**run.sh**
```bash
#!/bin/bash
# the make line also repeats each setting of config.mk as NAME=value (left out here)
make -C /OpenROAD-flow-scripts/flow DESIGN_CONFIG=/design/flow/config.mk WORK_HOME=/design/flow/orfs CLKGATE_MAP_FILE= finish
```
**config.mk**
```make
export PLATFORM = sky130hd
export DESIGN_NAME = fir_filter
export DESIGN_NICKNAME = fir_filter
export VERILOG_FILES = /design/flow/design.v
export SDC_FILE = /design/flow/constraint.sdc
export NUM_CORES = 4
export LEC_CHECK = 0
export ABC_AREA = 0
export CAP_MARGIN = 20
export CELL_PAD_IN_SITES_GLOBAL_PLACEMENT = 1
export CORE_ASPECT_RATIO = 0.53
export CORE_MARGIN = 7
export CORE_UTILIZATION = 58
export CTS_CLUSTER_DIAMETER = 87
export GPL_ROUTABILITY_DRIVEN = 1
export GPL_TIMING_DRIVEN = 1
export MIN_ROUTING_LAYER = met1
export SETUP_SLACK_MARGIN = -0.15
export SLEW_MARGIN = 20
export TNS_END_PERCENT = 10
```
**constraint.sdc**
```tcl
create_clock -name core_clock -period 11.4 [get_ports {clk}]
set_input_delay 2.2800 -clock core_clock [delete_from_list [all_inputs] [get_ports {clk}]]
set_output_delay 2.2800 -clock core_clock [all_outputs]
set_load 0.01 [all_outputs]
```
**design.v**
```verilog
`timescale 1ns / 1ps
module fir_filter
#(
    parameter NUM_ELEMENTS = 7
)
(
    input clk,
    input rst,
    input [ 7 : 0 ] weight_data,
    input [ 2 : 0 ] weight_idx,
    input weight_valid,
    output weight_ready,
    input [ 7 : 0 ] input_data,
    input input_valid,
    output input_ready,
    output [ 15 : 0 ] output_data,
    input output_ready,
    output output_valid
);
    assign weight_ready = 1;
    assign input_ready = 1;
    assign output_valid = 1;
    reg [7:0] weights [NUM_ELEMENTS-1:0];
    reg [7:0] values [NUM_ELEMENTS-1:0];
    integer i;
    always@(posedge clk)begin
        if (rst)begin
            for (i = 0; i< NUM_ELEMENTS; i = i+1)
                weights[i] = 0;
        end else if (weight_valid)
            weights[weight_idx] = weight_data;
        for (i = NUM_ELEMENTS-1; i> 0; i=i-1)begin
            values[i] <= rst?0:values[i-1];
        end
        values[0] <= rst?0:input_data;
    end
    wire [15:0] intermediate_sums [NUM_ELEMENTS-1:0];
    assign output_data = intermediate_sums[NUM_ELEMENTS-1];  
    generate
        genvar j;
        for (j = 0; j<NUM_ELEMENTS; j=j+1)begin:summation
            assign intermediate_sums[j] = (j?intermediate_sums[j-1]:0) + values[j]*weights[j];
        end
    endgenerate
endmodule
```
==> run summary, run 1 <==
flow finished, numbers: yosys cell count 1875, met2 Use GR 36.8%, RSZ-0062 raised after global routing no, vias in the first global route 13100, initial antenna violation count 0, Cell Pwr Density 105 nW/um^2, Max Cap Viol 0, clock skew 13.9 ps, buffers and inverters on the worst path 8, core utilization at floorplan 59.5%, CTS clock-pin slew for the worst setup and hold paths 100 ps, Final setup violation count 0, mux frac, synth 0.428%, Unique cell types 32, Mapped Cells 1875, CTS Buffer Depth 2, Largest stage delay, worst path 680 ps, GRT busiest layer met1, Comb power frac 58.5%, Yosys top cell by instances inv_1, Slew Limit Fails 0, Post-synth seq share 14.6%, final routed DRC violation total 0, Die Size 37700 sq um, post-CTS setup buffers 0, Static Leak 10.1 nW, Log Warnings 30, standard-cell rows 47, P_sw 0.000901 W, Max Freq 0.0920 GHz, r2r endpoint values[1][3]$_SDFF_PP0_, Final Hold Viols 0, Num CTS Buffers 9, met1 usage 43.5%, Root Buffer clkbuf_16, io pins 43, gr ovfl total 0, remaining antenna violation count 0, slowest CP cell dfxtp_1, vias 12000, Die W 261 um, cell taking the most area after synthesis fa_1, drt pass-1 iters 7, Antenna Cells 0, yosys stat area 18700 sq um, XOR Share, Synth 1.45%, worst skew pair latency 390 ps, Initial DRC Count 989, sw frac 43.3%, yosys adder share 55.2%, main area contributors fa_1 43%, ha_1 12%, and2_1 10%, final cell count without fillers 2324, CP Launch Type register, fillers 2679, post-CTS sizing 0, Hold Path Stages 1, global-route wire length before repair 76300 um, Seq pwr share 23.5%, HP Start values[2][0]$_SDFF_PP0_, critical path endpoint category output port, detailed placement HPWL 41100 um, # port buffers 37, Crit path top cell by count fa_1, RR Startpoint values[0][3]$_SDFF_PP0_, TNS Setup 0 ps, pin count of the biggest net entering global routing 72, CP max FO 9, Post-Syn Area 18700 sq um, Tcrit/Tclk final 95.3%, core area 31500 sq um, outcome timing/DRC/antenna clean, Cells after DPL 2308, VDD IR-drop max 170 uV, clock-net power 0.000375 W, worst path cell trace nand2_1, fa_1, inv_1, fa_1, inv_1, fa_1, inv_1, fa_1, inv_1, fa_1, fa_1, inv_1, fa_1, fa_1, inv_1, fa_1, inv_1, ha_1, a21o_1, a21o_1, o41ai_2, o21ai_1, xnor2_1, clkdlybuf4s50_1, Commonest flop dfxtp_1, GPL Wtd Cong 0.874, Registers, synthesis 112, Die Y 145 um, WL per Instance 20.1 um, H-tree Lvls 3, Comb area 14000 sq um, critical path endpoint output_data[15], hold buffers post-CTS 0, minimum clock period 10870 ps, Hold Path End values[3][0]$_SDFF_PP0_, WP data arrival 8590 ps, synth cell count leaders 503 x inv_1, 401 x fa_1, 302 x and2_1, 183 x ha_1, 168 x nand2_1, CP Data Required Time 9120 ps, P_comb 0.00122 W, Crit path max-delay family adder cells, internal power 0.00118 W, syn_area_per_cell 9.98 sq um, Worst Setup Path Type reg2out, slew margin rel. 36.8%, Yosys top cell area share 42.9%, GR Util met3 5.73%, Num Clock Sinks 112, Routed WL 46800 um, dominant kind of combinational cell adder cells, CTS tree built, Simple Share, Synth 16.7%, Seq group 0.000488 W, CP Depth 24, Synth warnings 2, Post-Synth AOI/OAI Area 1.04%, Min-Delay Path Class reg2reg, Slew @ Worst Pin 948 ps, reg2reg setup slack 10210 ps, Clk pwr share 18.0%, final net count 2511, Vias/cell 5.16, top power group combinational cells, Flop area 2720 sq um, all-layer global routing usage 27.0%, Post-synth EDFFs 48, P&R area growth vs syn 6.05%, ys async rst share 0%, cell count of the worst reg-to-reg path 1, Crit. Startpoint values[0][6]$_SDFF_PP0_
-- area by class of cell --
| type | instances | share of cell area [%] |
|---|---|---|
| clock buffer | 9 | 1.14 |
| clock inverter | 7 | 0.517 |
| inverter | 503 | 9.52 |
| multi-input combinational | 1238 | 70.6 |
| sequential | 112 | 13.7 |
| tap | 416 | 2.62 |
| timing repair buffer | 39 | 1.92 |
-- per-layer routing --
layer  vias to the layer above  share of wire, %
met2                       461                38
met5                         -                 0
met3                        38               9.3
met4                         0               1.8
met1                      6038                51
li1                       5447                 -
-- per-stage QoR --
stage	total power (W)	instance area, sq um	hold slack, ps	setup slack, ps	util [%]
floorplan	0.00121	18700	500	2460	-
global placement	0.00168	19500	620	1100	62.0
detailed placement	0.00171	19500	620	1050	62.0
CTS	0.00209	19800	634	586	63.1
global route	0.00224	19800	663	221	63.1
finish	0.00208	19800	640	533	63.1
==> inputs of run 2 (changes only) <==
Settings changed: ABC_AREA 0 to not set, CAP_MARGIN 20 to 0, CELL_PAD_IN_SITES_GLOBAL_PLACEMENT 1 to not set, CORE_ASPECT_RATIO 0.53 to not set, CORE_MARGIN 7 to 2, CORE_UTILIZATION 58 to 72, CTS_CLUSTER_DIAMETER 87 to 31, GPL_ROUTABILITY_DRIVEN 1 to not set, GPL_TIMING_DRIVEN 1 to not set, HOLD_SLACK_MARGIN set to -0.09, MAX_ROUTING_LAYER set to met4, MIN_ROUTING_LAYER met1 to not set, PLACE_DENSITY set to 0.35, SETUP_SLACK_MARGIN -0.15 to not set, TNS_END_PERCENT 10 to 40.
Clock period 11.4 ns to 7.58 ns, I/O delays scaled along.
==> run summary, run 2 <==
flow finished, numbers: Post-synth EDFFs 48, yosys cell count 1875, Simple Share, Synth 16.7%, core area 25300 sq um, final routed DRC violation total 0, Crit path top cell by count fa_1, internal power 0.00201 W, Min-Delay Path Class reg2reg, Worst Setup Path Type reg2out, CP Data Required Time 6060 ps, Slew Limit Fails 0, remaining antenna violation count 0, Final Worst Setup Slack -1360 ps, VDD IR-drop max 931 uV, mux frac, synth 0.428%, Crit. Startpoint weights[5][2]$_DFFE_PP_, Vias/cell 5.46, Hold Path End values[3][6]$_SDFF_PP0_, ys async rst share 0%, minimum clock period 8940 ps, Clk pwr share 15.6%, WL per Instance 20.1 um, Crit path max-delay family adder cells, RSZ-0062 raised after global routing yes, Post-synth seq share 14.6%, Root Buffer clkbuf_16, RR Startpoint values[0][2]$_SDFF_PP0_, Final setup violation count 12, Seq group 0.000698 W, Mapped Cells 1875, final net count 2709, critical path endpoint output_data[14], cell count of the worst reg-to-reg path 2, initial antenna violation count 0, CTS tree built, CP Launch Type register, CP max FO 7, pin count of the biggest net entering global routing 44, P_comb 0.00231 W, P&R area growth vs syn 14.8%, Yosys top cell by instances inv_1, CP Depth 26, Hold Path Stages 1, Routed WL 49000 um, Initial DRC Count 1081, Max Cap Viol 0, Slew @ Worst Pin 768 ps, Largest stage delay, worst path 550 ps, XOR Share, Synth 1.45%, Max Freq 0.112 GHz, io pins 43, Failing Checks setup timing, Commonest flop dfxtp_1, Synth warnings 2, synth cell count leaders 503 x inv_1, 401 x fa_1, 302 x and2_1, 183 x ha_1, 168 x nand2_1, Post-Syn Area 18700 sq um, Seq pwr share 19.6%, Die Size 27300 sq um, Cell Pwr Density 166 nW/um^2, standard-cell rows 58, drt pass-1 iters 6, CTS clock-pin slew for the worst setup and hold paths 90 ps, Final Hold Viols 0, HP Start values[2][6]$_SDFF_PP0_, Num Clock Sinks 112, Registers, synthesis 112, H-tree Lvls 3, # port buffers 37, critical path endpoint category output port, Die W 165 um, r2r endpoint values[1][2]$_SDFF_PP0_, Die Y 165 um, syn_area_per_cell 9.98 sq um, vias 13300, gr ovfl total 0, global-route wire length before repair 76800 um, Tcrit/Tclk final 118%, yosys adder share 55.2%, Cell Area, Placed 20800 sq um, Static Leak 11.2 nW, outcome complete, but fails checks, P_sw 0.00155 W, vias in the first global route 14800, GPL Wtd Cong 0.944, yosys stat area 18700 sq um, reg2reg setup slack 6320 ps, slew margin rel. 48.7%, WP data arrival 7430 ps, Unique cell types 32, Log Warnings 33, Num CTS Buffers 9, Hold Slack 622 ps, clock-net power 0.000554 W, CTS Buffer Depth 2, top power group combinational cells, slowest CP cell fa_2, buffers and inverters on the worst path 8, dominant kind of combinational cell adder cells, cell taking the most area after synthesis fa_1, main area contributors fa_1 43%, ha_1 12%, and2_1 10%, core utilization at floorplan 73.9%, sw frac 43.6%, Yosys top cell area share 42.9%, cell area after layout 21500 sq um, worst skew pair latency 390 ps, Comb power frac 64.8%, all-layer global routing usage 39.5%, detailed placement HPWL 40600 um, Post-Synth AOI/OAI Area 1.04%, clock skew 18.1 ps
[run 2: what timing repair did]
item | in CTS | in global routing
setup endpoints to repair | 13 | 13
hold buffers | 0 | 0
endpoints found under the hold margin | 0 | 0
gates resized | 67 | 55
pin swaps | 39 | 52
buffers inserted | 13 | 12
[run 2: stage by stage]
| step | setup TNS (ps) | instances | total power (W) | worst slack (ps) | util, % |
|---|---|---|---|---|---|
| final | -11310 | 2437 | 0.00356 | -1360 | 84.8 |
| after global routing | -13640 | 2436 | 0.00380 | -1520 | 84.8 |
| after CTS | -11070 | 2426 | 0.00338 | -1310 | 84.0 |
| after detailed placement | -10760 | 2397 | 0.00287 | -1340 | 82.2 |
| after global placement | -9580 | 2397 | 0.00280 | -1260 | 82.2 |
| after floorplan | -1750 | 1877 | 0.00192 | -418 | - |
[run 2: layout make-up]
cell class / instances / area, sq um
Multi-Input combinational cell: 1238 / 14200
Tap cell: 330 / 413
Antenna cell: 1 / 2.50
Fill cell: 1445 / 3850
Timing Repair Buffer: 237 / 1860
Clock inverter: 7 / 103
Clock buffer: 9 / 225
Inverter: 503 / 1890
Sequential cell: 112 / 2740
[run 2: per-layer routing]
| layer | share of wire (%) | up-vias | GRT usage, % |
|---|---|---|---|
| met1 | 38 | 6701 | 50.4 |
| met5 | 0 | - | - |
| met4 | 5.1 | 0 | 16.7 |
| met2 | 49 | 622 | 63.9 |
| li1 | - | 5848 | - |
| met3 | 8.0 | 134 | 5.92 |
==> inputs of run 3 (changes only) <==
Settings changed: CAP_MARGIN 0 to 10, CTS_CLUSTER_DIAMETER 31 to 42, CTS_CLUSTER_SIZE set to 35, PLACE_DENSITY 0.35 to not set, PLACE_DENSITY_LB_ADDON set to 0.0, SETUP_SLACK_MARGIN set to 2.24.
Clock period 7.58 ns to 8.32 ns, I/O delays scaled along.
==> run summary, run 3 <==
flow finished, numbers: Worst Setup Path Type reg2out, Final setup violation count 10, WP data arrival 7650 ps, cell taking the most area after synthesis fa_1, Power Total 0.00337 W, Initial DRC Count 1021, CP Depth 25, CP Data Required Time 6660 ps, Die Size 27300 sq um, CTS clock-pin slew for the worst setup and hold paths 90 ps, CTS tree built, Vias/cell 5.53, Tcrit/Tclk final 112%, yosys cell count 1875, RSZ-0062 raised after global routing yes, vias 13600, Comb power frac 66.9%, Simple Share, Synth 16.7%, standard-cell rows 58, WL per Instance 20.2 um, Post-synth EDFFs 48, Largest stage delay, worst path 540 ps, Hold Path End values[6][3]$_SDFF_PP0_, Die W 165 um, Post-synth seq share 14.6%, Mapped Cells 1875, Yosys top cell by instances inv_1, Failing Checks setup timing, detailed placement HPWL 40200 um, synth cell count leaders 503 x inv_1, 401 x fa_1, 302 x and2_1, 183 x ha_1, 168 x nand2_1, XOR Share, Synth 1.45%, Min-Delay Path Class reg2reg, r2r endpoint values[1][1]$_SDFF_PP0_, Crit. Startpoint weights[5][4]$_DFFE_PP_, Static Leak 11.2 nW, P_sw 0.00146 W, final routed DRC violation total 0, CP Launch Type register, Clk pwr share 14.2%, mux frac, synth 0.428%, slew margin rel. 46.6%, Slew Limit Fails 0, Log Warnings 31, Seq group 0.000637 W, global-route wire length before repair 76800 um, pin count of the biggest net entering global routing 43, io pins 43, cell count of the worst reg-to-reg path 2, P&R area growth vs syn 16.5%, slowest CP cell fa_1, Antenna Cells 0, CP max FO 4, sw frac 43.4%, Final Worst Setup Slack -993 ps, Flop area 2740 sq um, Registers, synthesis 112, dominant kind of combinational cell adder cells, core area 25300 sq um, internal power 0.00191 W, Synth warnings 2, ys async rst share 0%, clock skew 11.2 ps, RR Startpoint values[0][1]$_SDFF_PP0_, Num Clock Sinks 112, Cell Pwr Density 155 nW/um^2, outcome complete, but fails checks, CTS Buffer Depth 2, Root Buffer clkbuf_16, H-tree Lvls 3, all-layer global routing usage 39.3%, Post-Syn Area 18700 sq um, critical path endpoint output_data[15], Hold Path Stages 1, P_comb 0.00225 W, reg2reg setup slack 7040 ps, fillers 1353, top power group combinational cells, vias in the first global route 14900, Die Y 165 um, final net count 2723, Placement Setup Slack -1240 ps, Max Cap Viol 0, syn_area_per_cell 9.98 sq um, yosys adder share 55.2%, worst skew pair latency 380 ps, gr ovfl total 0, Crit path max-delay family adder cells, Unique cell types 32, initial antenna violation count 0, clock-net power 0.000480 W, Final Hold Viols 0, critical path endpoint category output port, main area contributors fa_1 43%, ha_1 12%, and2_1 10%, Comb area 14400 sq um, drt pass-1 iters 8, Max Freq 0.107 GHz, Seq pwr share 18.9%, hold buffers post-CTS 0, Routed WL 49500 um, # port buffers 37, yosys stat area 18700 sq um, Post-Synth AOI/OAI Area 1.04%, Crit path top cell by count fa_1, core utilization at floorplan 73.9%, GPL Wtd Cong 0.951, HP Start values[5][3]$_SDFF_PP0_, Slew @ Worst Pin 800 ps, minimum clock period 9310 ps, VDD IR-drop max 801 uV, Commonest flop dfxtp_1, remaining antenna violation count 0, Yosys top cell area share 42.9%, buffers and inverters on the worst path 8, Num CTS Buffers 9
run 3: what timing repair did:
item / in CTS / in global routing
resized: 125 / 44
pin swaps: 51 / 27
setup buffers: 13 / 15
endpoints found under the setup margin: 15 / 15
run 3: metal layers:
metal / part of all wire (%) / vias up / routed length (um) / GRT usage, %
li1: - / 5878 / - / -
met1: 37 / 6842 / 18300 / 49.3
met2: 48 / 663 / 23600 / 61.8
met3: 8.7 / 169 / 4280 / 7.19
met4: 6.5 / 0 / 3210 / 20.5
met5: 0 / - / 0 / -
run 3: final cells by class:
class                   count  area share (%)
clock inverters             6           0.344
well taps                 330            1.89
flip-flops and latches    112            12.6
inverters                 503            8.66
repair buffers            251            9.14
multi-input cells        1238            66.3
clock buffers              10            1.10
run 3: metrics by stage:
| stage | utilization [%] | setup TNS (ps) | hold WS (ps) | instance area [sq um] | std cells |
|---|---|---|---|---|---|
| after floorplan | - | 0 | 500 | 18800 | 1877 |
| after global placement | 82.5 | -5500 | 547 | 20900 | 2406 |
| after detailed placement | 82.5 | -6490 | 546 | 20900 | 2406 |
| after CTS | 85.1 | -4710 | 559 | 21600 | 2435 |
| after global routing | 86.0 | -7440 | 585 | 21800 | 2450 |
| final | 86.0 | -6020 | 582 | 21800 | 2450 |
==> inputs of run 4 (changes only) <==
Settings changed: CAP_MARGIN 10 to 20, CORE_UTILIZATION 72 to 65, CTS_CLUSTER_DIAMETER 42 to not set, CTS_CLUSTER_SIZE 35 to not set, HOLD_SLACK_MARGIN -0.09 to -0.08, MAX_ROUTING_LAYER met4 to not set, PLACE_DENSITY_LB_ADDON 0.0 to not set, SETUP_SLACK_MARGIN 2.24 to not set, TNS_END_PERCENT 40 to 5.
Clock period 8.32 ns to 10.9 ns, I/O delays scaled along.
==> run summary, run 4 <==
flow finished, numbers: final cell count without fillers 2296, outcome timing/DRC/antenna clean, final net count 2515, Crit. Startpoint weights[0][5]$_SDFFCE_PN0P_, Commonest flop dfxtp_1, vias in the first global route 13300, Die W 174 um, TNS Setup 0 ps, Post-Synth AOI/OAI Area 1.04%, Comb power frac 60.0%, cell taking the most area after synthesis fa_1, Cell Pwr Density 108 nW/um^2, critical path endpoint category output port, Num Clock Sinks 112, Flop area 2720 sq um, CP Launch Type register, CTS Buffer Depth 2, Max Freq 0.0952 GHz, synth cell count leaders 503 x inv_1, 401 x fa_1, 302 x and2_1, 183 x ha_1, 168 x nand2_1, initial antenna violation count 0, ys async rst share 0%, Crit path top cell by count fa_1, Min-Delay Path Class reg2reg, clock skew 15.2 ps, Final Hold Viols 0, post-CTS sizing 0, XOR Share, Synth 1.45%, Initial DRC Count 787, H-tree Lvls 3, final routed DRC violation total 0, Seq group 0.000500 W, Largest stage delay, worst path 570 ps, WP data arrival 8320 ps, fillers 2372, Log Warnings 30, Final Worst Setup Slack 395 ps, r2r endpoint values[1][5]$_SDFF_PP0_, core utilization at floorplan 65.5%, all-layer global routing usage 32.8%, reg2reg setup slack 9960 ps, slew margin rel. 46.1%, minimum clock period 10500 ps, internal power 0.00123 W, RR Startpoint values[0][5]$_SDFF_PP0_, RSZ-0062 raised after global routing no, WL per Instance 19.7 um, # port buffers 37, P&R area growth vs syn 5.91%, Final setup violation count 0, worst path cell trace and2_1, fa_1, inv_1, fa_1, inv_1, fa_1, fa_1, inv_1, fa_1, fa_1, inv_1, fa_1, fa_1, inv_1, fa_1, inv_1, ha_1, a21oi_1, o21ai_1, a31o_1, a311oi_2, xnor2_1, clkdlybuf4s50_1, CTS clock-pin slew for the worst setup and hold paths 90 ps, clock-net power 0.000355 W, Unique cell types 32, CP max FO 8, slowest CP cell clkdlybuf4s50_1, P_sw 0.000913 W, Mapped Cells 1875, Hold Path Stages 1, Post-synth seq share 14.6%, mux frac, synth 0.428%, Crit path max-delay family adder cells, global-route wire length before repair 73600 um, CTS tree built, Static Leak 10.1 nW, Synth warnings 2, yosys stat area 18700 sq um, CP Data Required Time 8720 ps, Tcrit/Tclk final 96.4%, yosys adder share 55.2%, syn_area_per_cell 9.98 sq um, P_comb 0.00128 W, gr ovfl total 0, drt pass-1 iters 5, Post-synth EDFFs 48, Vias/cell 5.29, Num CTS Buffers 9, Comb area 14000 sq um, hold buffers post-CTS 0, Registers, synthesis 112, post-CTS setup buffers 0, Clk pwr share 16.6%, critical path endpoint output_data[14], Routed WL 45300 um, pin count of the biggest net entering global routing 38, Placement Setup Slack 759 ps, main area contributors fa_1 43%, ha_1 12%, and2_1 10%, worst skew pair latency 380 ps, Simple Share, Synth 16.7%, Hold Path End values[5][1]$_SDFF_PP0_, Slew @ Worst Pin 809 ps, Root Buffer clkbuf_16, VDD IR-drop max 168 uV, CP Depth 23, detailed placement HPWL 38800 um, core area 28500 sq um, Yosys top cell area share 42.9%, Max Cap Viol 0, GPL Wtd Cong 0.914, io pins 43, Cells after DPL 2280, Seq pwr share 23.4%, top power group combinational cells, Die Size 30200 sq um, Antenna Cells 0, Post-Syn Area 18700 sq um, standard-cell rows 62, vias 12100, cell count of the worst reg-to-reg path 1, buffers and inverters on the worst path 7, Die Y 174 um, Yosys top cell by instances inv_1, Slew Limit Fails 0, Worst Setup Path Type reg2out, remaining antenna violation count 0, sw frac 42.7%, HP Start values[4][1]$_SDFF_PP0_, dominant kind of combinational cell adder cells, yosys cell count 1875
## run 4: layout make-up
| cell class | count | share of cell area (%) |
|---|---|---|
| clock inverter | 7 | 0.379 |
| timing repair buffer | 43 | 2.07 |
| inverter | 503 | 9.53 |
| clock buffer | 9 | 1.14 |
| multi-input combinational | 1238 | 70.7 |
| tap | 384 | 2.43 |
| sequential | 112 | 13.7 |
## run 4: through the flow
| step | power (W) | utilization, % | hold WS, ps | area [sq um] |
|---|---|---|---|---|
| floorplan | 0.00127 | - | 500 | 18700 |
| global placement | 0.00175 | 68.3 | 590 | 19500 |
| detailed placement | 0.00177 | 68.3 | 583 | 19500 |
| CTS | 0.00213 | 69.4 | 598 | 19800 |
| global route | 0.00230 | 69.4 | 637 | 19800 |
| finish | 0.00214 | 69.4 | 612 | 19800 |
## run 4: layer usage
metal	global-route usage, %	vias to the layer above	wire length [um]
li1	-	5456	-
met1	45.3	6253	19100
met2	53.2	365	21500
met3	5.37	69	3000
met4	11.5	0	1640
met5	0	-	0
==> inputs of run 5 (changes only) <==
Settings changed: ABC_AREA set to 1, CAP_MARGIN 20 to 0, CORE_ASPECT_RATIO set to 0.75, CORE_UTILIZATION 65 to 72, CTS_CLUSTER_DIAMETER set to 393, CTS_CLUSTER_SIZE set to 13, HOLD_SLACK_MARGIN -0.08 to -0.04, PLACE_DENSITY set to 0.38, SETUP_SLACK_MARGIN set to 1.35, TNS_END_PERCENT 5 to 10.
Clock period 10.9 ns to 6.32 ns, I/O delays scaled along.
==> run summary, run 5 <==
flow finished, numbers: sw frac 44.6%, Hold Path End weights[6][0]$_SDFFE_PP0P_, gr ovfl total 0, worst skew pair latency 390 ps, Hold Slack 619 ps, mux frac, synth 0%, Yosys top cell by instances inv_1, vias 15200, GR Util met3 8.44%, RR Startpoint values[0][2]$_SDFF_PP0_, Slew @ Worst Pin 848 ps, final core occ 83.4%, io pins 43, r2r endpoint values[1][2]$_SDFF_PP0_, cell taking the most area after synthesis fa_1, Failing Checks setup timing, Max Cap Viol 0, Worst Setup Path Type reg2out, global-route wire length before repair 85200 um, Cell Pwr Density 205 nW/um^2, Unique cell types 35, vias in the first global route 16500, HP Start weights[6][0]$_SDFFE_PP0P_, VDD IR-drop max 381 uV, CTS tree built, top power group combinational cells, final routed DRC violation total 0, Tcrit/Tclk final 134%, CP Launch Type register, slowest CP cell fa_1, XOR Share, Synth 0.789%, WP data arrival 7190 ps, Commonest flop dfxtp_1, Die W 196 um, worst path cell trace nand2_1, fa_1, inv_1, fa_1, fa_1, inv_1, fa_1, fa_1, inv_1, fa_2, fa_1, fa_1, inv_1, fa_1, inv_1, ha_1, a21o_1, a31oi_1, o21ai_1, nor2_1, buf_4, nand3_1, nand2_2, buf_6, fillers 1636, CP Data Required Time 5060 ps, clock skew 18.6 ps, Initial DRC Count 1405, Crit. Startpoint weights[2][4]$_SDFFCE_PN0P_, Seq pwr share 18.4%, P_sw 0.00205 W, hold buffers post-CTS 0, remaining antenna violation count 0, yosys stat area 19800 sq um, dominant kind of combinational cell adder cells, Yosys top cell area share 40.5%, yosys cell count 2424, buffers and inverters on the worst path 7, Flop area 2740 sq um, synth cell count leaders 885 x inv_1, 512 x nand2_1, 401 x fa_1, 183 x ha_1, 119 x nor2_1, minimum clock period 8450 ps, Final Worst Setup Slack -2130 ps, drt pass-1 iters 6, slew margin rel. 43.5%, Final Hold Viols 0, Largest stage delay, worst path 550 ps, Vias/cell 5.16, Seq group 0.000850 W, Post-synth seq share 13.7%, RSZ-0062 raised after global routing yes, H-tree Lvls 3, Num Clock Sinks 112, cell count of the worst reg-to-reg path 4, Final setup violation count 14, Post-Synth AOI/OAI Area 1.24%, Simple Share, Synth 12.9%, Log Warnings 33, P&R area growth vs syn 13.6%, met1 usage 55.8%, all-layer global routing usage 39.3%, CP Depth 24, met2 Use GR 58.4%, GRT busiest layer met2, Comb area 13600 sq um, Synth warnings 2, GPL Wtd Cong 0.914, CTS Buffer Depth 2, Num CTS Buffers 9, standard-cell rows 52, Die Size 28900 sq um, Post-Syn Area 19800 sq um, Mapped Cells 2424, P_comb 0.00310 W, internal power 0.00256 W, Hold Path Stages 2, Crit path max-delay family adder cells, CTS clock-pin slew for the worst setup and hold paths 90 ps, final net count 3189, Power Total 0.00461 W, main area contributors fa_1 40%, inv_1 17%, ha_1 12%, initial antenna violation count 0, Max Freq 0.118 GHz, WL per Instance 17.8 um, Crit path top cell by count fa_1, # port buffers 37, Min-Delay Path Class reg2reg, Static Leak 13.9 nW, syn_area_per_cell 8.18 sq um, pin count of the biggest net entering global routing 59, detailed placement HPWL 44900 um, core utilization at floorplan 73.4%, critical path endpoint category output port, Routed WL 52400 um, critical path endpoint output_data[15], reg2reg setup slack 5190 ps, Comb power frac 67.3%, Slew Limit Fails 0, Clk pwr share 14.2%, Antenna Cells 0, clock-net power 0.000656 W, Registers, synthesis 112, outcome complete, but fails checks, CP max FO 6, Root Buffer clkbuf_16, Post-synth EDFFs 48, ys async rst share 0%, Die Y 148 um, yosys adder share 52.0%, core area 27000 sq um
==> run 5: routing by layer <==
metal,up-vias,share of wire (%)
li1,6894,-
met4,0,5.3
met1,7323,41
met3,144,11
met2,801,43
met5,-,0
==> run 5: final cells by class <==
type	instances	area share [%]
clock buffer	9	1.00
clock inverter	7	0.417
inverter	888	14.8
multi-input combinational	1302	60.2
sequential	112	12.1
tap	351	1.95
timing repair buffer	268	9.45
==> run 5: what timing repair did <==
| item | 4_1_cts | 5_1_grt |
|---|---|---|
| gates resized | 73 | 33 |
| pin swaps | 34 | 44 |
| setup buffers | 12 | 12 |
| endpoints found under the setup margin | 15 | 15 |
==> run 5: stage by stage <==
step                      area, sq um  TNS, ps  std cells  setup WS, ps
final                           22500   -24230       2937         -2130
after global routing            22500   -27030       2937         -2320
after CTS                       22300   -24110       2925         -2060
after global placement          21900   -22930       2897         -2010
after detailed placement        21900   -23810       2897         -2090
after floorplan                 20100   -11480       2426         -1080
==> inputs of run 6 (changes only) <==
Settings changed: ABC_AREA 1 to not set, CAP_MARGIN 0 to 20, CORE_ASPECT_RATIO 0.75 to not set, CORE_UTILIZATION 72 to 58, CTS_CLUSTER_DIAMETER 393 to not set, CTS_CLUSTER_SIZE 13 to not set, HOLD_SLACK_MARGIN -0.04 to not set, PLACE_DENSITY 0.38 to not set, SETUP_SLACK_MARGIN 1.35 to not set, TNS_END_PERCENT 10 to 5.
Clock period 6.32 ns to 10.0 ns, I/O delays scaled along.
==> run summary, run 6 <==
flow finished, numbers: cell taking the most area after synthesis fa_1, Placement Setup Slack 211 ps, critical path endpoint category output port, Hold Path End weights[6][4]$_SDFFE_PP0P_, CTS Buffer Depth 2, Cell Pwr Density 116 nW/um^2, Seq group 0.000533 W, CTS clock-pin slew for the worst setup and hold paths 90 ps, P_comb 0.00144 W, Cells after DPL 2340, RSZ-0062 raised after global routing yes, Simple Share, Synth 16.7%, Static Leak 10.4 nW, Comb power frac 61.1%, CTS tree built, Min-Delay Path Class reg2reg, Root Buffer clkbuf_16, Registers, synthesis 112, detailed placement HPWL 40800 um, CP Depth 23, Max Freq 0.103 GHz, Die Y 184 um, Max Cap Viol 0, mux frac, synth 0.428%, vias in the first global route 13300, VDD IR-drop max 249 uV, Mapped Cells 1875, initial antenna violation count 0, core utilization at floorplan 59.1%, slowest CP cell fa_1, Slew Limit Fails 0, Routed WL 47100 um, # port buffers 37, Top Metal Used met4, global-route wire length before repair 76900 um, slew margin rel. 42.2%, CP Launch Type register, Final Worst Setup Slack 251 ps, Seq pwr share 22.6%, Final Hold Viols 0, core area 31600 sq um, Log Warnings 32, yosys stat area 18700 sq um, cell count of the worst reg-to-reg path 2, Die W 184 um, Clk pwr share 16.2%, clock-net power 0.000382 W, HP Start weights[6][4]$_SDFFE_PP0P_, CP max FO 5, GPL Wtd Cong 0.867, Commonest flop dfxtp_1, gr ovfl total 0, r2r endpoint values[1][2]$_SDFF_PP0_, Largest stage delay, worst path 590 ps, final cell count without fillers 2377, Power Total 0.00235 W, Crit path top cell by count fa_1, Worst Setup Path Type reg2out, Synth warnings 2, Initial DRC Count 616, drt pass-1 iters 7, pin count of the biggest net entering global routing 38, Crit path max-delay family adder cells, syn_area_per_cell 9.98 sq um, main area contributors fa_1 43%, ha_1 12%, and2_1 10%, M1 wire length 21100 um, XOR Share, Synth 1.45%, internal power 0.00135 W, Unique cell types 32, met2 wire len 21900 um, Post-synth seq share 14.6%, final net count 2578, CP Data Required Time 8000 ps, Slew @ Worst Pin 866 ps, RR Startpoint values[0][2]$_SDFF_PP0_, Post-synth EDFFs 48, Num CTS Buffers 9, outcome timing/DRC/antenna clean, all-layer global routing usage 31.1%, worst skew pair latency 380 ps, P&R area growth vs syn 8.60%, Yosys top cell by instances inv_1, TNS Setup 0 ps, H-tree Lvls 3, Vias/cell 5.13, standard-cell rows 65, Post-Syn Area 18700 sq um, clock skew 19.7 ps, worst path cell trace buf_4, and2_1, fa_1, fa_1, inv_1, fa_1, fa_1, inv_1, fa_1, fa_1, fa_1, fa_1, inv_1, fa_1, inv_1, ha_1, o21a_1, o21ai_0, a21oi_1, buf_4, a31oi_1, xnor2_1, clkdlybuf4s50_1, buffers and inverters on the worst path 7, vias 12200, Final setup violation count 0, yosys cell count 1875, io pins 43, critical path endpoint output_data[11], top power group combinational cells, Num Clock Sinks 112, DR WL met3 2530 um, WL per Instance 19.8 um, reg2reg setup slack 8960 ps, Hold Slack 560 ps, yosys adder share 55.2%, sw frac 42.5%, Post-Synth AOI/OAI Area 1.04%, Hold Path Stages 2, minimum clock period 9750 ps, Antenna Cells 0, dominant kind of combinational cell adder cells, Die Size 33700 sq um, Tcrit/Tclk final 97.5%, fillers 2732, WP data arrival 7750 ps, P_sw 0.00100 W, Yosys top cell area share 42.9%, Crit. Startpoint weights[4][4]$_SDFFCE_PN0P_, remaining antenna violation count 0, ys async rst share 0%, synth cell count leaders 503 x inv_1, 401 x fa_1, 302 x and2_1, 183 x ha_1, 168 x nand2_1, final routed DRC violation total 0
## run 6: cell type report
type / instances / area [sq um] / share of cell area (%)
timing repair buffer: 106 / 878 / 4.32
clock buffer: 9 / 225 / 1.11
multi-input combinational: 1238 / 14000 / 69.0
inverter: 503 / 1890 / 9.29
clock inverter: 7 / 66.3 / 0.326
tap: 402 / 503 / 2.48
sequential: 112 / 2730 / 13.5
## run 6: what timing repair did
action,CTS,global route
hold buffers,0,0
gates resized,12,8
setup buffers,21,0
endpoints found under the setup margin,3,5
pin swaps,1,2
## run 6: layer usage
metal  track usage, %  vias up
li1                 -     5580
met1             44.6     6274
met2             49.6      285
met3             4.87       53
met4             8.83        0
met5                0        -
## run 6: metrics by stage
step	cell area (sq um)	util, %
finish	20300	64.2
CTS	20300	64.2
detailed placement	19800	62.7
global route	20300	64.2
floorplan	18700	-
global placement	19800	62.7
==> inputs of run 7 (changes only) <==
Settings changed: CTS_CLUSTER_DIAMETER set to 267, CTS_CLUSTER_SIZE set to 98, TNS_END_PERCENT 5 to 15.
Clock period 10.0 ns to 13.0 ns, I/O delays scaled along.
==> run summary, run 7 <==
flow finished, numbers: all-layer global routing usage 30.5%, WL per Instance 20.1 um, Initial DRC Count 733, Yosys top cell by instances inv_1, Die Y 184 um, Log Warnings 30, Simple Share, Synth 16.7%, CTS tree built, outcome timing/DRC/antenna clean, GPL Wtd Cong 0.880, Largest stage delay, worst path 670 ps, worst path cell trace and2_1, fa_1, inv_1, fa_1, inv_1, fa_1, fa_1, inv_1, fa_1, fa_1, inv_1, fa_1, fa_1, inv_1, fa_1, inv_1, ha_1, o21a_1, o21ai_0, a21oi_1, o41ai_2, o21ai_1, xnor2_1, clkdlybuf4s50_1, cell taking the most area after synthesis fa_1, Vias/cell 5.20, Min-Delay Path Class reg2reg, Die Size 33700 sq um, Mapped Cells 1875, Static Leak 10.1 nW, critical path endpoint category output port, main area contributors fa_1 43%, ha_1 12%, and2_1 10%, Post-synth seq share 14.6%, final net count 2510, pin count of the biggest net entering global routing 38, Hold Path End values[3][0]$_SDFF_PP0_, WP data arrival 8410 ps, post-CTS setup buffers 0, Commonest flop dfxtp_1, Root Buffer clkbuf_16, CP Depth 24, CP Launch Type register, initial antenna violation count 0, clock-net power 0.000307 W, remaining antenna violation count 0, Comb power frac 59.2%, top power group combinational cells, vias in the first global route 13200, Max Cap Viol 0, drt pass-1 iters 5, core area 31600 sq um, Seq group 0.000421 W, gr ovfl total 0, CP max FO 8, H-tree Lvls 3, Slew @ Worst Pin 858 ps, CTS Buffer Depth 2, Seq pwr share 23.6%, minimum clock period 11010 ps, Num CTS Buffers 9, Final Worst Setup Slack 1990 ps, RSZ-0062 raised after global routing no, cell count of the worst reg-to-reg path 1, core utilization at floorplan 59.1%, RR Startpoint values[0][7]$_SDFF_PP0_, Routed WL 46500 um, slew margin rel. 42.8%, Num Clock Sinks 112, Post-Synth AOI/OAI Area 1.04%, buffers and inverters on the worst path 7, Final Hold Viols 0, P_sw 0.000747 W, post-CTS sizing 0, synth cell count leaders 503 x inv_1, 401 x fa_1, 302 x and2_1, 183 x ha_1, 168 x nand2_1, standard-cell rows 65, hold buffers post-CTS 0, critical path endpoint output_data[15], syn_area_per_cell 9.98 sq um, Max Freq 0.0909 GHz, mux frac, synth 0.428%, detailed placement HPWL 39700 um, Crit. Startpoint weights[0][5]$_SDFFCE_PN0P_, worst skew pair latency 380 ps, Worst Setup Path Type reg2out, CTS clock-pin slew for the worst setup and hold paths 90 ps, Crit path max-delay family adder cells, internal power 0.00104 W, vias 12000, Clk pwr share 17.2%, # port buffers 37, dominant kind of combinational cell adder cells, ys async rst share 0%, reg2reg setup slack 11880 ps, Cell Pwr Density 90.2 nW/um^2, yosys stat area 18700 sq um, HP Start values[2][0]$_SDFF_PP0_, clock skew 14.5 ps, sw frac 41.9%, Antenna Cells 0, global-route wire length before repair 75700 um, P&R area growth vs syn 5.79%, Tcrit/Tclk final 84.7%, final routed DRC violation total 0, Hold Path Stages 1, P_comb 0.00106 W, Placement Setup Slack 2420 ps, Final setup violation count 0, XOR Share, Synth 1.45%, r2r endpoint values[1][7]$_SDFF_PP0_, Die W 184 um, VDD IR-drop max 192 uV, slowest CP cell o41ai_2, yosys adder share 55.2%, Synth warnings 2, Slew Limit Fails 0, Yosys top cell area share 42.9%, Post-synth EDFFs 48, Comb area 14000 sq um, yosys cell count 1875, Registers, synthesis 112, io pins 43, TNS Setup 0 ps, Flop area 2720 sq um, Unique cell types 32, CP Data Required Time 10400 ps, fillers 2731, Crit path top cell by count fa_1, Post-Syn Area 18700 sq um
[run 7: routing by layer]
metal | track usage (%) | vias up | routed length [um]
met5 | 0 | - | 0
met1 | 44.0 | 6195 | 21000
met2 | 49.3 | 323 | 21900
met3 | 3.86 | 52 | 2400
met4 | 8.10 | 0 | 1240
li1 | - | 5442 | -
[run 7: layout make-up]
cell class,count,area share [%]
multi-input combinational,1238,70.7
inverter,503,9.54
sequential,112,13.8
clock buffer,9,1.14
clock inverter,7,0.392
timing repair buffer,38,1.88
tap,402,2.54
[run 7: through the flow]
stage	instance area [sq um]	hold WS [ps]	total power (W)	std cells	utilization, %
2_1_floorplan	18700	500	0.00106	1877	-
3_3_place_gp	19500	587	0.00147	2293	61.6
3_5_place_dp	19500	586	0.00148	2293	61.6
4_1_cts	19800	582	0.00179	2309	62.6
5_1_grt	19800	592	0.00193	2309	62.6
6_report	19800	581	0.00179	2309	62.6
==> inputs of run 8 (changes only) <==
Settings changed: CORE_UTILIZATION 58 to 61, CTS_CLUSTER_DIAMETER 267 to not set, CTS_CLUSTER_SIZE 98 to not set, SETUP_SLACK_MARGIN set to -0.55, TNS_END_PERCENT 15 to not set.
Clock period 13.0 ns to 8.32 ns, I/O delays scaled along.
==> run summary, run 8 <==
flow finished, numbers: reg2reg setup slack 7070 ps, Cell Area, Placed 20800 sq um, all-layer global routing usage 31.2%, CP max FO 6, Die Y 179 um, P_sw 0.00133 W, Synth warnings 2, final routed DRC violation total 0, Hold Path End values[5][1]$_SDFF_PP0_, sw frac 42.5%, Num Clock Sinks 112, Root Buffer clkbuf_16, slew margin rel. 53.5%, io pins 43, Initial DRC Count 710, worst path cell trace buf_4, nand2_2, fa_1, fa_1, fa_1, fa_1, inv_1, fa_1, fa_1, fa_1, inv_1, fa_1, inv_1, fa_1, ha_1, a21o_1, a21oi_2, o21ai_2, a31o_1, a311oi_4, xnor2_2, buf_2, met1 usage 44.8%, CTS Buffer Depth 2, yosys adder share 55.2%, initial antenna violation count 1, Slew Limit Fails 0, detailed placement HPWL 40300 um, Commonest flop dfxtp_1, mux frac, synth 0.428%, buffers and inverters on the worst path 5, Crit path top cell by count fa_1, drt pass-1 iters 5, Final Worst Setup Slack -885 ps, main area contributors fa_1 43%, ha_1 12%, and2_1 10%, Worst Setup Path Type reg2out, HP Start values[4][1]$_SDFF_PP0_, critical path endpoint category output port, slowest CP cell fa_1, WP data arrival 7540 ps, Log Warnings 32, CP Data Required Time 6660 ps, Yosys top cell by instances inv_1, GRT busiest layer met2, top power group combinational cells, Final setup violation count 12, final net count 2715, Cell Pwr Density 144 nW/um^2, Seq group 0.000630 W, Seq pwr share 20.2%, r2r endpoint values[1][0]$_SDFF_PP0_, Die Size 32100 sq um, Simple Share, Synth 16.7%, vias in the first global route 13200, ys async rst share 0%, Max Cap Viol 0, met2 Use GR 49.3%, worst skew pair latency 380 ps, critical path endpoint output_data[14], cell count of the worst reg-to-reg path 3, hold buffers post-CTS 0, clock skew 8.58 ps, Post-Synth AOI/OAI Area 1.04%, Crit path max-delay family adder cells, Mapped Cells 1875, vias 12600, P_comb 0.00204 W, CP Depth 22, minimum clock period 9210 ps, Yosys top cell area share 42.9%, Final Hold Viols 0, remaining antenna violation count 0, Placement Setup Slack -944 ps, GR Util met3 4.60%, Vias/cell 5.03, Routed WL 45800 um, WL per Instance 18.2 um, CTS clock-pin slew for the worst setup and hold paths 80 ps, dominant kind of combinational cell adder cells, CTS tree built, syn_area_per_cell 9.98 sq um, Failing Checks setup timing, CP Launch Type register, Min-Delay Path Class reg2reg, cell taking the most area after synthesis fa_1, Unique cell types 32, synth cell count leaders 503 x inv_1, 401 x fa_1, 302 x and2_1, 183 x ha_1, 168 x nand2_1, clock-net power 0.000447 W, global-route wire length before repair 72900 um, Largest stage delay, worst path 570 ps, Hold Path Stages 1, RR Startpoint values[0][0]$_SDFF_PP0_, Clk pwr share 14.3%, core utilization at floorplan 61.5%, Static Leak 11.2 nW, Num CTS Buffers 9, P&R area growth vs syn 15.4%, Post-synth EDFFs 48, pin count of the biggest net entering global routing 45, Slew @ Worst Pin 695 ps, core area 30400 sq um, Max Freq 0.109 GHz, Die W 179 um, H-tree Lvls 3, outcome complete, but fails checks, Crit. Startpoint weights[3][4]$_SDFFCE_PN0P_, internal power 0.00179 W, gr ovfl total 0, Registers, synthesis 112, standard-cell rows 64, RSZ-0062 raised after global routing yes, Tcrit/Tclk final 111%, Post-synth seq share 14.6%, # port buffers 37, yosys stat area 18700 sq um, Post-Syn Area 18700 sq um, cell area after layout 21600 sq um, VDD IR-drop max 317 uV, Comb power frac 65.5%, XOR Share, Synth 1.45%, yosys cell count 1875, GPL Wtd Cong 0.881
==> run 8: repair_timing <==
action	CTS	global route
pin swaps	20	54
buffers inserted	14	18
resized	54	65
setup endpoints to repair	9	11
cloned	0	0
==> run 8: through the flow <==
step                hold slack [ps]  instances  total power (W)  TNS (ps)  utilization [%]
detailed placement              523       2462          0.00251     -5310             68.4
finish                          540       2509          0.00312     -5640             70.9
floorplan                       500       1877          0.00166     -3.08                -
global placement                523       2462          0.00248     -4740             68.4
global route                    546       2509          0.00338     -8270             70.9
CTS                             535       2490          0.00299     -5910             69.9
==> run 8: per-layer routing <==
layer | part of all wire (%) | up-vias
li1 | - | 5869
met2 | 47 | 332
met4 | 3.3 | 0
met3 | 5.8 | 54
met1 | 44 | 6357
met5 | 0 | -
==> run 8: area by class of cell <==
class / instances / area, sq um
sequential: 112 / 2740
multi-input combinational: 1238 / 14200
clock inverter: 6 / 42.5
inverter: 503 / 1890
antenna: 1 / 2.50
fill: 2390 / 8840
timing repair buffer: 243 / 1940
tap: 396 / 495
clock buffer: 10 / 229
==> inputs of run 9 (changes only) <==
Settings changed: CELL_PAD_IN_SITES_DETAIL_PLACEMENT set to 0, CORE_MARGIN 2 to 6, CORE_UTILIZATION 61 to 62, CTS_CLUSTER_DIAMETER set to 196, MAX_ROUTING_LAYER set to met5, MIN_ROUTING_LAYER set to met1, SETUP_SLACK_MARGIN -0.55 to 4.42, SLEW_MARGIN 20 to 10.
Clock period 8.32 ns to 19.0 ns, I/O delays scaled along.
==> run summary, run 9 <==
flow finished, numbers: Crit path max-delay family adder cells, Post-synth EDFFs 48, clock-net power 0.000212 W, internal power 0.000712 W, standard-cell rows 63, hold buffers post-CTS 0, drt pass-1 iters 7, H-tree Lvls 3, Num Clock Sinks 112, Routed WL 45200 um, worst skew pair latency 370 ps, HP Start values[5][6]$_SDFF_PP0_, Largest stage delay, worst path 560 ps, post-CTS sizing 0, worst path cell trace and2_1, fa_1, inv_1, fa_1, inv_1, fa_1, fa_1, inv_1, fa_1, fa_1, inv_1, fa_1, fa_1, inv_1, fa_1, inv_1, ha_1, a21o_1, a21o_1, o41ai_2, o21ai_1, xnor2_1, clkdlybuf4s50_1, dominant kind of combinational cell adder cells, critical path endpoint output_data[15], critical path endpoint category output port, Tcrit/Tclk final 63.7%, vias 12100, WP data arrival 8300 ps, buffers and inverters on the worst path 7, Antenna Cells 0, Crit. Startpoint weights[0][5]$_SDFFCE_PN0P_, Root Buffer clkbuf_16, yosys cell count 1875, Hold Path Stages 1, ys async rst share 0%, slowest CP cell fa_1, Max Cap Viol 0, # port buffers 37, Hold Path End values[6][6]$_SDFF_PP0_, Static Leak 10.1 nW, yosys adder share 55.2%, Post-Syn Area 18700 sq um, reg2reg setup slack 17920 ps, core area 29600 sq um, r2r endpoint values[1][4]$_SDFF_PP0_, Commonest flop dfxtp_1, P_sw 0.000513 W, vias in the first global route 13100, top power group combinational cells, final net count 2510, Synth warnings 2, Die Size 34500 sq um, Min-Delay Path Class reg2reg, Worst Setup Path Type reg2out, CP Depth 23, Post-Synth AOI/OAI Area 1.04%, detailed placement HPWL 38900 um, sw frac 41.9%, Log Warnings 30, cell count of the worst reg-to-reg path 1, Die W 186 um, all-layer global routing usage 28.3%, Max Freq 0.0827 GHz, P&R area growth vs syn 5.71%, pin count of the biggest net entering global routing 71, CP Data Required Time 15200 ps, Seq pwr share 23.5%, GPL Wtd Cong 0.870, VDD IR-drop max 97.4 uV, RR Startpoint values[0][4]$_SDFF_PP0_, Crit path top cell by count fa_1, Simple Share, Synth 16.7%, global-route wire length before repair 73300 um, Registers, synthesis 112, XOR Share, Synth 1.45%, initial antenna violation count 0, RSZ-0062 raised after global routing no, Seq group 0.000288 W, Slew @ Worst Pin 877 ps, P_comb 0.000726 W, final core occ 66.7%, Cell Pwr Density 61.9 nW/um^2, Final Hold Viols 0, main area contributors fa_1 43%, ha_1 12%, and2_1 10%, Yosys top cell area share 42.9%, cell taking the most area after synthesis fa_1, mux frac, synth 0.428%, Unique cell types 32, core utilization at floorplan 63.1%, outcome timing/DRC/antenna clean, TNS Setup 0 ps, Die Y 186 um, syn_area_per_cell 9.98 sq um, final routed DRC violation total 0, Comb power frac 59.2%, Mapped Cells 1875, CP max FO 8, WL per Instance 19.7 um, minimum clock period 12100 ps, CTS clock-pin slew for the worst setup and hold paths 90 ps, synth cell count leaders 503 x inv_1, 401 x fa_1, 302 x and2_1, 183 x ha_1, 168 x nand2_1, remaining antenna violation count 0, Yosys top cell by instances inv_1, yosys stat area 18700 sq um, Final setup violation count 0, Num CTS Buffers 9, Vias/cell 5.25, Post-synth seq share 14.6%, CTS tree built, gr ovfl total 0, slew margin rel. 41.5%, CP Launch Type register, Initial DRC Count 697, Clk pwr share 17.3%, CTS Buffer Depth 2, Slew Limit Fails 0, io pins 43, clock skew 10.3 ps, post-CTS setup buffers 0
[run 9: metrics by stage]
step | instance area [sq um] | total power [W] | hold WS, ps | setup WS (ps) | cells
after detailed placement | 19500 | 0.00102 | 595 | 7270 | 2281
after global routing | 19800 | 0.00133 | 630 | 6460 | 2297
after CTS | 19800 | 0.00123 | 608 | 6860 | 2297
after global placement | 19500 | 0.00101 | 595 | 7300 | 2281
after floorplan | 18700 | 0.000727 | 500 | 8540 | 1877
final | 19800 | 0.00122 | 615 | 6900 | 2297
[run 9: routing by layer]
metal	track usage (%)	up-vias	share of wire, %
met4	6.68	0	2.3
met3	2.44	54	5.8
li1	-	5455	-
met1	41.6	6203	44
met2	46.2	356	48
met5	0	-	0
[run 9: area by class of cell]
| class | count | area (sq um) |
|---|---|---|
| clock buffer | 10 | 229 |
| multi-input combinational | 1238 | 14000 |
| clock inverter | 6 | 73.8 |
| timing repair buffer | 38 | 373 |
| sequential | 112 | 2720 |
| inverter | 503 | 1890 |
| fill | 2488 | 9860 |
| tap | 390 | 488 |
==> inputs of run 10 (changes only) <==
Settings changed: ABC_AREA set to 1, CELL_PAD_IN_SITES_DETAIL_PLACEMENT 0 to not set, CORE_MARGIN 6 to 2, CORE_UTILIZATION 62 to 72, CTS_CLUSTER_DIAMETER 196 to 29, CTS_CLUSTER_SIZE set to 34, MAX_ROUTING_LAYER met5 to not set, MIN_ROUTING_LAYER met1 to not set, PLACE_DENSITY set to 0.35, SETUP_SLACK_MARGIN 4.42 to 0.94, SLEW_MARGIN 10 to 20.
Clock period 19.0 ns to 7.72 ns, I/O delays scaled along.
==> run summary, run 10 <==
flow finished, numbers: Num Clock Sinks 112, buffers and inverters on the worst path 7, Tcrit/Tclk final 116%, Post-synth EDFFs 48, Max Cap Viol 0, critical path endpoint category output port, Post-Synth AOI/OAI Area 1.24%, Cells after DPL 2877, CP Data Required Time 6180 ps, H-tree Lvls 3, synth cell count leaders 885 x inv_1, 512 x nand2_1, 401 x fa_1, 183 x ha_1, 119 x nor2_1, CP Depth 23, Routed WL 54400 um, P_sw 0.00211 W, yosys stat area 19800 sq um, Slew Limit Fails 0, drt pass-1 iters 7, RSZ-0062 raised after global routing yes, Commonest flop dfxtp_1, Synth warnings 2, final net count 3207, internal power 0.00239 W, Hold Path End values[2][7]$_SDFF_PP0_, core area 27000 sq um, Worst Setup Path Type reg2out, minimum clock period 8920 ps, yosys adder share 52.0%, Crit path top cell by count fa_1, Vias/cell 5.21, standard-cell rows 60, clock-net power 0.000545 W, Static Leak 14.0 nW, WP data arrival 7370 ps, syn_area_per_cell 8.18 sq um, detailed placement HPWL 42100 um, reg2reg setup slack 6630 ps, XOR Share, Synth 0.789%, fillers 1531, Yosys top cell area share 40.5%, gr ovfl total 0, final cell count without fillers 2945, main area contributors fa_1 40%, inv_1 17%, ha_1 12%, r2r endpoint values[1][1]$_SDFF_PP0_, Yosys top cell by instances inv_1, CP Launch Type register, dominant kind of combinational cell adder cells, Clk pwr share 12.1%, Final Hold Viols 0, remaining antenna violation count 0, Simple Share, Synth 12.9%, Failing Checks setup timing, Mapped Cells 2424, core utilization at floorplan 73.4%, VDD IR-drop max 334 uV, Final Worst Setup Slack -1200 ps, top power group combinational cells, Die Y 170 um, WL per Instance 18.5 um, Antenna Cells 0, # port buffers 37, ys async rst share 0%, GPL Wtd Cong 0.925, Initial DRC Count 1195, CTS clock-pin slew for the worst setup and hold paths 100 ps, Hold Slack 549 ps, Unique cell types 35, vias in the first global route 16500, Die W 170 um, yosys cell count 2424, Max Freq 0.112 GHz, Hold Path Stages 2, cell count of the worst reg-to-reg path 3, RR Startpoint values[0][1]$_SDFF_PP0_, Cell Area, Placed 21900 sq um, sw frac 46.8%, P&R area growth vs syn 17.0%, Post-synth seq share 13.7%, Crit. Startpoint weights[4][2]$_SDFFCE_PN0P_, Crit path max-delay family adder cells, CTS Buffer Depth 2, slew margin rel. 41.7%, Post-Syn Area 19800 sq um, critical path endpoint output_data[14], io pins 43, cell taking the most area after synthesis fa_1, Die Size 28900 sq um, Cell Pwr Density 194 nW/um^2, cell area after layout 23200 sq um, pin count of the biggest net entering global routing 59, worst skew pair latency 390 ps, P_comb 0.00326 W, CP max FO 4, HP Start values[1][7]$_SDFF_PP0_, Slew @ Worst Pin 874 ps, Seq group 0.000695 W, Registers, synthesis 112, final routed DRC violation total 0, slowest CP cell fa_1, Seq pwr share 15.4%, all-layer global routing usage 38.7%, Log Warnings 33, global-route wire length before repair 83800 um, Largest stage delay, worst path 560 ps, Final setup violation count 12, vias 15300, Min-Delay Path Class reg2reg, CTS tree built, initial antenna violation count 0, worst path cell trace buf_6, nand2_2, inv_2, fa_1, fa_1, fa_1, inv_1, fa_1, fa_1, inv_2, fa_1, fa_1, inv_1, fa_1, inv_1, fa_2, ha_4, a21oi_4, nand2_2, nand3_2, o2111ai_2, xor2_1, buf_2, outcome complete, but fails checks, clock skew 11.1 ps, mux frac, synth 0%, Root Buffer clkbuf_16, Comb power frac 72.5%, Num CTS Buffers 9
[run 10: layout make-up]
cell class	instances	area, sq um	area share, %
Timing Repair Buffer	286	2330	10.1
Clock buffer	10	250	1.08
Tap cell	341	427	1.84
Sequential cell	112	2750	11.8
Multi-Input combinational cell	1302	14000	60.5
Clock inverter	6	72.6	0.313
Inverter	888	3330	14.4
[run 10: metal layers]
layer	wire [um]	part of all wire (%)	global-route usage (%)	vias up
met1	20600	38	50.3	7477
met5	0	0	0	-
met3	4870	8.9	6.28	202
met4	3530	6.5	22.1	0
li1	-	-	-	6939
met2	25500	47	62.6	728
[run 10: metrics by stage]
step           total power (W)  utilization [%]  setup slack [ps]  setup TNS, ps
2_1_floorplan          0.00223                -              43.0              0
3_3_place_gp           0.00325             80.9              -838          -8020
3_5_place_dp           0.00332             80.9              -971          -9210
4_1_cts                0.00414             84.1              -935          -8750
5_1_grt                0.00472             85.8             -1330         -13120
6_report               0.00450             85.8             -1200         -11270
[run 10: repair_timing]
action | CTS | global route
resized | 154 | 81
setup buffers | 31 | 21
setup endpoints to repair | 14 | 14
hold buffers | 0 | 0
pin swaps | 114 | 88
==> inputs of run 11 (changes only) <==
Settings changed: ABC_AREA 1 to not set, CAP_MARGIN 20 to 30, CORE_UTILIZATION 72 to 70, CTS_CLUSTER_DIAMETER 29 to 31, CTS_CLUSTER_SIZE 34 to not set, MAX_ROUTING_LAYER set to met4, PLACE_DENSITY 0.35 to 0.64, SETUP_SLACK_MARGIN 0.94 to 1.94.
Clock period 7.72 ns to 7.58 ns, I/O delays scaled along.
==> run summary, run 11 <==
flow finished, numbers: Crit path top cell by count fa_1, pin count of the biggest net entering global routing 44, CTS tree built, slew margin rel. 40.3%, Placement Setup Slack -1460 ps, Tcrit/Tclk final 119%, # port buffers 37, dominant kind of combinational cell adder cells, drt pass-1 iters 23, Largest stage delay, worst path 530 ps, P_sw 0.00167 W, P_comb 0.00259 W, Max Freq 0.111 GHz, CP Data Required Time 6060 ps, VDD IR-drop max 323 uV, gr ovfl total 0, Yosys top cell by instances inv_1, WL per Instance 19.9 um, remaining antenna violation count 0, detailed placement HPWL 40300 um, Vias/cell 5.44, GPL Wtd Cong 0.931, final routed DRC violation total 0, Num Clock Sinks 112, Die W 167 um, Final Hold Viols 0, CP Launch Type register, yosys stat area 18700 sq um, Commonest flop dfxtp_1, outcome complete, but fails checks, core utilization at floorplan 71.6%, Worst Setup Path Type reg2out, global-route wire length before repair 78100 um, Hold Path End values[3][4]$_SDFF_PP0_, critical path endpoint category output port, slowest CP cell fa_1, ys async rst share 0%, Seq group 0.000701 W, Unique cell types 32, Slew @ Worst Pin 893 ps, syn_area_per_cell 9.98 sq um, Initial DRC Count 958, standard-cell rows 59, top power group combinational cells, Failing Checks setup timing, Comb power frac 67.8%, H-tree Lvls 3, Post-Syn Area 18700 sq um, critical path endpoint output_data[13], Die Y 167 um, vias 13300, main area contributors fa_1 43%, ha_1 12%, and2_1 10%, RR Startpoint values[0][4]$_SDFF_PP0_, Registers, synthesis 112, final core occ 84.0%, Cell Pwr Density 174 nW/um^2, Synth warnings 2, mux frac, synth 0.428%, Post-synth EDFFs 48, Die Size 28000 sq um, CP Depth 26, Root Buffer clkbuf_16, reg2reg setup slack 6320 ps, initial antenna violation count 1, Crit. Startpoint weights[4][3]$_SDFFCE_PN0P_, minimum clock period 9010 ps, final net count 2717, Yosys top cell area share 42.9%, Log Warnings 33, Static Leak 11.2 nW, io pins 43, HP Start values[2][4]$_SDFF_PP0_, cell taking the most area after synthesis fa_1, all-layer global routing usage 37.9%, sw frac 43.8%, Post-synth seq share 14.6%, Simple Share, Synth 16.7%, Seq pwr share 18.4%, Slew Limit Fails 0, Final Worst Setup Slack -1430 ps, Num CTS Buffers 9, r2r endpoint values[1][4]$_SDFF_PP0_, Antenna Cells 0, fillers 1512, yosys adder share 55.2%, internal power 0.00215 W, buffers and inverters on the worst path 9, clock skew 14.9 ps, P&R area growth vs syn 17.4%, CTS clock-pin slew for the worst setup and hold paths 100 ps, Routed WL 48700 um, vias in the first global route 14700, Hold Path Stages 1, Clk pwr share 13.9%, RSZ-0062 raised after global routing yes, clock-net power 0.000530 W, CTS Buffer Depth 2, Post-Synth AOI/OAI Area 1.04%, Mapped Cells 1875, worst skew pair latency 370 ps, CP max FO 4, cell area after layout 22000 sq um, WP data arrival 7490 ps, XOR Share, Synth 1.45%, cell count of the worst reg-to-reg path 2, Final setup violation count 13, core area 26100 sq um, Power Total 0.00382 W, yosys cell count 1875, Cell Area, Placed 20900 sq um, synth cell count leaders 503 x inv_1, 401 x fa_1, 302 x and2_1, 183 x ha_1, 168 x nand2_1, Max Cap Viol 0, Crit path max-delay family adder cells, Hold Slack 606 ps, Min-Delay Path Class reg2reg
[run 11: cell type report]
type | instances | area [sq um] | share of cell area, %
Sequential cell | 112 | 2740 | 12.5
Clock inverter | 6 | 75.1 | 0.342
Clock buffer | 10 | 239 | 1.09
Multi-Input combinational cell | 1238 | 14600 | 66.7
Tap cell | 335 | 419 | 1.91
Inverter | 503 | 1890 | 8.60
Timing Repair Buffer | 245 | 1960 | 8.94
[run 11: per-layer routing]
metal / up-vias / wire length [um] / GRT usage (%) / share of wire [%]
met4: 0 / 2810 / 17.1 / 5.8
met1: 6801 / 19100 / 51.1 / 39
met5: - / 0 / - / 0
met3: 124 / 3370 / 3.81 / 6.9
met2: 536 / 23300 / 59.4 / 48
li1: 5865 / - / - / -
[run 11: through the flow]
stage,std cells,setup TNS (ps)
4_1_cts,2432,-11480
2_1_floorplan,1877,-1760
6_report,2449,-12080
3_3_place_gp,2398,-10330
5_1_grt,2449,-14560
3_5_place_dp,2398,-11410
[run 11: repair_timing]
action | in CTS | in global routing
setup buffers | 18 | 17
setup endpoints to repair | 15 | 15
gates resized | 131 | 62
cloned | 0 | 0
hold buffers | 0 | 0
pin swaps | 67 | 65
==> inputs of run 12 (changes only) <==
Settings changed: ABC_AREA set to 1, CAP_MARGIN 30 to 20, CORE_UTILIZATION 70 to 72, CTS_CLUSTER_DIAMETER 31 to 29, CTS_CLUSTER_SIZE set to 34, MAX_ROUTING_LAYER met4 to not set, PLACE_DENSITY 0.64 to not set, PLACE_DENSITY_LB_ADDON set to 0.29, SETUP_SLACK_MARGIN 1.94 to 0.94.
Clock period 7.58 ns to 7.74 ns, I/O delays scaled along.
==> run summary, run 12 <==
flow finished, numbers: outcome complete, but fails checks, Failing Checks setup timing, RR Startpoint values[0][7]$_SDFF_PP0_, final cell count without fillers 2942, Crit. Startpoint values[4][3]$_SDFF_PP0_, P_sw 0.00206 W, remaining antenna violation count 0, standard-cell rows 60, Comb power frac 72.3%, all-layer global routing usage 42.6%, WP data arrival 7740 ps, CP max FO 6, critical path endpoint output_data[15], final core occ 85.3%, HP Start values[1][4]$_SDFF_PP0_, Commonest flop dfxtp_1, vias 16600, core area 27000 sq um, Die W 170 um, Max Cap Viol 0, CTS clock-pin slew for the worst setup and hold paths 90 ps, Clk pwr share 11.7%, Hold Slack 567 ps, worst skew pair latency 400 ps, io pins 43, VDD IR-drop max 398 uV, Post-Synth AOI/OAI Area 1.24%, reg2reg setup slack 6580 ps, Power Total 0.00436 W, core utilization at floorplan 73.4%, Routed WL 62100 um, Largest stage delay, worst path 800 ps, Hold Path Stages 2, Mapped Cells 2424, P&R area growth vs syn 16.3%, syn_area_per_cell 8.18 sq um, Die Y 170 um, Crit path top cell by count fa_1, Log Warnings 32, Root Buffer clkbuf_16, Slew Limit Fails 0, GPL Wtd Cong 0.994, global-route wire length before repair 91900 um, vias in the first global route 18100, mux frac, synth 0%, Worst Setup Path Type reg2out, Seq pwr share 16.0%, synth cell count leaders 885 x inv_1, 512 x nand2_1, 401 x fa_1, 183 x ha_1, 119 x nor2_1, yosys adder share 52.0%, Seq group 0.000698 W, cell count of the worst reg-to-reg path 3, Hold Path End values[2][4]$_SDFF_PP0_, RSZ-0062 raised after global routing yes, Final setup violation count 12, Final Worst Setup Slack -1550 ps, minimum clock period 9290 ps, Final Hold Viols 0, Static Leak 14.0 nW, Num Clock Sinks 112, clock skew 18.6 ps, Synth warnings 2, Post-synth seq share 13.7%, ys async rst share 0%, Placement Setup Slack -1000 ps, Min-Delay Path Class reg2reg, slew margin rel. 44.1%, initial antenna violation count 1, top power group combinational cells, Registers, synthesis 112, Cell Pwr Density 189 nW/um^2, final routed DRC violation total 0, Yosys top cell area share 40.5%, Vias/cell 5.64, hold buffers post-CTS 0, Yosys top cell by instances inv_1, detailed placement HPWL 43300 um, CP Depth 26, slowest CP cell fa_1, Post-Syn Area 19800 sq um, yosys cell count 2424, CP Launch Type register, CP Data Required Time 6190 ps, clock-net power 0.000510 W, WL per Instance 21.1 um, sw frac 47.2%, cell taking the most area after synthesis fa_1, critical path endpoint category output port, pin count of the biggest net entering global routing 59, yosys stat area 19800 sq um, XOR Share, Synth 0.789%, Tcrit/Tclk final 120%, Unique cell types 35, final net count 3204, CTS Buffer Depth 2, Initial DRC Count 2174, dominant kind of combinational cell adder cells, Crit path max-delay family adder cells, internal power 0.00230 W, buffers and inverters on the worst path 9, Max Freq 0.108 GHz, Cells after DPL 2876, P_comb 0.00315 W, Simple Share, Synth 12.9%, r2r endpoint values[1][7]$_SDFF_PP0_, Num CTS Buffers 9, Post-synth EDFFs 48, Antenna Cells 0, drt pass-1 iters 6, main area contributors fa_1 40%, inv_1 17%, ha_1 12%, Slew @ Worst Pin 838 ps, Die Size 28900 sq um, gr ovfl total 0, CTS tree built, H-tree Lvls 3, # port buffers 37
-- run 12: layout make-up --
cell class	count	area, sq um
multi-input cells	1302	14000
clock inverters	6	62.6
fillers	1302	3970
well taps	341	427
repair buffers	283	2270
clock buffers	10	229
flip-flops and latches	112	2740
inverters	888	3330
-- run 12: what timing repair did --
item | CTS | global route
resized | 156 | 62
endpoints found under the setup margin | 14 | 14
setup buffers | 32 | 18
pin swaps | 102 | 63
-- run 12: stage by stage --
step,setup TNS (ps),cell area [sq um]
6_report,-13930,23100
5_1_grt,-15880,23100
4_1_cts,-9020,22700
3_5_place_dp,-8970,21800
3_3_place_gp,-7370,21800
2_1_floorplan,0,20200
-- run 12: per-layer routing --
metal | up-vias | global-route usage (%) | part of all wire (%)
li1 | 6912 | - | -
met1 | 7883 | 49.8 | 32
met2 | 1304 | 68.0 | 46
met3 | 489 | 10.3 | 11
met4 | 2 | 33.8 | 11
met5 | - | 0 | 0.018
Power figures rest on the tool's default switching activity, not on a simulated workload.
